## epsilon
## cpu
module cpu #(  
	parameter ADDR_W = 12,
	parameter INST_W = 32,
	parameter DATA_W = 11
)(
    input                   i_clk,
    input                   i_rst_n,
    input                   i_i_valid_inst,  
    input  [ INST_W-1 : 0 ] i_i_inst,        
    input                   i_d_valid_data,  
    input  [ DATA_W-1 : 0 ] i_d_data,        
    output                  o_i_valid_addr,  
    output [ ADDR_W-1 : 0 ] o_i_addr,        
    output [ DATA_W-1 : 0 ] o_d_w_data,      
    output [ ADDR_W-1 : 0 ] o_d_w_addr,      
    output [ ADDR_W-1 : 0 ] o_d_r_addr,      
    output                  o_d_MemRead,     
    output                  o_d_MemWrite,    
    output                  o_finish
);
Size in the first run: roughly 3200 cells after synthesis, about 500 flip-flops, about 0.029 mm² of cells after synthesis.
clock: 7.66 ns
lec_check: 0
cap_margin: 20
core_margin: 2
core_utilization: 40
slew_margin: 20
run.sh (not shown) runs the stock make flow with config.mk's settings and CLKGATE_MAP_FILE=.
epsilon completed every stage of the flow, and the final layout passed the timing, DRC and antenna checks.
Here is what was changed in the inputs of gamma compared with epsilon.
- GPL_TIMING_DRIVEN: unset -> 0
- MIN_ROUTING_LAYER: unset -> met2
- the clock period (ns, I/O delays scaled along): 7.66 -> 10.0
Results
epsilon ended with every stage complete and zero timing, DRC or antenna violations.
gamma is listed as incomplete: the tool reported an error in 5_1_grt and the run ended there.
Relative to epsilon, number of placed cells counting well taps has gone up in gamma.
Re hold buffer count at cts: no difference whatsoever between epsilon and gamma.
The synthesized area of gamma and that of epsilon are within noise of each other.
As far as die outline height goes, epsilon and gamma are indistinguishable; the numbers are identical.
The higher total placed instance area of gamma and epsilon is in gamma.
Any difference in area fraction in and, or, nand and nor cells between gamma and epsilon is small enough to ignore.

* * *

v27:
Starting RTL as in the previous note.
==> flow/design.v (excerpt) <==
module cpu #(  
	parameter ADDR_W = 12,
	parameter INST_W = 32,
	parameter DATA_W = 11
)(
    input                   i_clk,
    input                   i_rst_n,
    input                   i_i_valid_inst,  
    input  [ INST_W-1 : 0 ] i_i_inst,        
    input                   i_d_valid_data,  
    input  [ DATA_W-1 : 0 ] i_d_data,        
    output                  o_i_valid_addr,  
    output [ ADDR_W-1 : 0 ] o_i_addr,        
    output [ DATA_W-1 : 0 ] o_d_w_data,      
    output [ ADDR_W-1 : 0 ] o_d_w_addr,      
    output [ ADDR_W-1 : 0 ] o_d_r_addr,      
    output                  o_d_MemRead,     
    output                  o_d_MemWrite,    
    output                  o_finish
);
localparam ALU_ADD = 3'd0, ALU_SUB = 3'd1, ALU_XOR = 3'd2, ALU_OR = 3'd3,
           ALU_AND = 3'd4, ALU_SLL = 3'd5, ALU_SRL = 3'd6;
integer i;
reg  [ADDR_W-1:0] pc_r;
reg               o_i_valid_addr_r;
reg               branch_r;           
reg               stall_r;            
reg  [INST_W-1:0] hold_inst_r;
reg               done_r, done2_r, o_finish_r;
reg               rd_write_id_r, mem_read_id_r, mem_write_id_r, alu_src_id_r;
reg  [2:0]        alu_ctr_r;
reg  [4:0]        rs1_id_r, rs2_id_r, rd_id_r;
reg  [DATA_W-1:0] rs1_value_r, rs2_value_r;
reg  [ADDR_W-1:0] imm_r;
reg               rd_write_ex_r, mem_read_ex_r;
reg  [4:0]        rd_ex_r;
reg  [DATA_W-1:0] alu_out_r;
reg  [ADDR_W-1:0] o_d_addr_r;
reg  [DATA_W-1:0] o_d_data_r;
reg               o_d_MemRead_r, o_d_MemWrite_r;
reg               rd_write_mem_r, mem_read_mem_r;
reg  [4:0]        rd_mem_r;
reg  [DATA_W-1:0] alu_out_mem_r;
reg  [DATA_W-1:0] reg_file_r [1:31];
assign o_i_valid_addr = o_i_valid_addr_r;
assign o_i_addr       = pc_r;
  ...
clock: 4.77 ns
lec_check: 0
abc_area: 0
cap_margin: 20
cell_pad_in_sites_global_placement: 0
core_margin: 2
core_utilization: 58
cts_cluster_diameter: 186
gpl_routability_driven: 0
gpl_timing_driven: 1
max_routing_layer: met4
place_density: 0.52
slew_margin: 20
Although v27 finished all stages, its layout failed final checks on negative setup slack.
diff inputs: v27 => v31
- setting SETUP_SLACK_MARGIN to 1.11 for the first time
- removing CTS_CLUSTER_DIAMETER (formerly 186)
- setting TNS_END_PERCENT to 10 for the first time
- removing GPL_TIMING_DRIVEN (formerly 1)
- removing ABC_AREA (formerly 0)
- removing CELL_PAD_IN_SITES_GLOBAL_PLACEMENT (formerly 0)
- removing GPL_ROUTABILITY_DRIVEN (formerly 0)
- setting CTS_CLUSTER_SIZE to 10 for the first time
- removing PLACE_DENSITY (formerly 0.52)
- removing MAX_ROUTING_LAYER (formerly met4)
- changing CORE_UTILIZATION from 58 to 72
- changing the clock period (ns, I/O delays scaled along) from 4.77 to 3.71
==> results <==
- Of v31 and v27, only v31 never reached the final stage.
- In v27 the implementation completed, yet the final layout does not meet the checks, the culprit being negative setup slack.
- Instance count of the mapped netlist came out exactly the same in v31 and v27.
- Between v27 and v31, the flow reports instance area after placement increasing by a few percent.
- Diff v27..v31 | number of input and output port buffers inserted | unchanged
- Summary of v31 over v27: xor and xnor area share after synthesis closely matched the old numbers, share of flip-flops with an asynchronous set or reset has remained practically unchanged, die extent in x lost 23 um.
What v25 does differently from v31 at the input level:
- setting ABC_AREA to 1 for the first time
- changing CTS_CLUSTER_SIZE from 10 to 99
- setting CORE_ASPECT_RATIO to 0.5 for the first time
- removing TNS_END_PERCENT (formerly 10)
- setting PLACE_DENSITY to 0.42 for the first time
- changing SETUP_SLACK_MARGIN from 1.11 to 1.02
- setting CTS_CLUSTER_DIAMETER to 280 for the first time
- changing the clock period (ns, I/O delays scaled along) from 3.71 to 4.34
## What came out
The flow ended early for v31: it failed with a tool error in global routing (5_1_grt).
v25 did not finish; a tool error ended it in global routing (5_1_grt).
Share of the synthesized netlist area taken by xor and xnor gates: lower on v25
Going from v31 to v25, weighted congestion at the end of routability-driven global placement shrank by more than 10%.
Looking at mean instance size in the synthesized netlist, v25 sits 22% below v31.
The H-tree depth reported by CTS in v25 was lower than what v31 gave.
NOTE area reported by Yosys stat v31->v25 increased by a few percent
Share of synthesized cell area in and, or, nand and nor gates in v25 is 19 points higher than in v31
Sort v25 and v31 by area of the chip, ascending, and v31 comes first.
Portion of the post-synthesis area used by sequential elements ended up 2.0 points lower on v25 than on v31.
v25 ends up with lower total CTS buffers than v31 does.
v25 reports a higher setup slack after placement than v31 does.
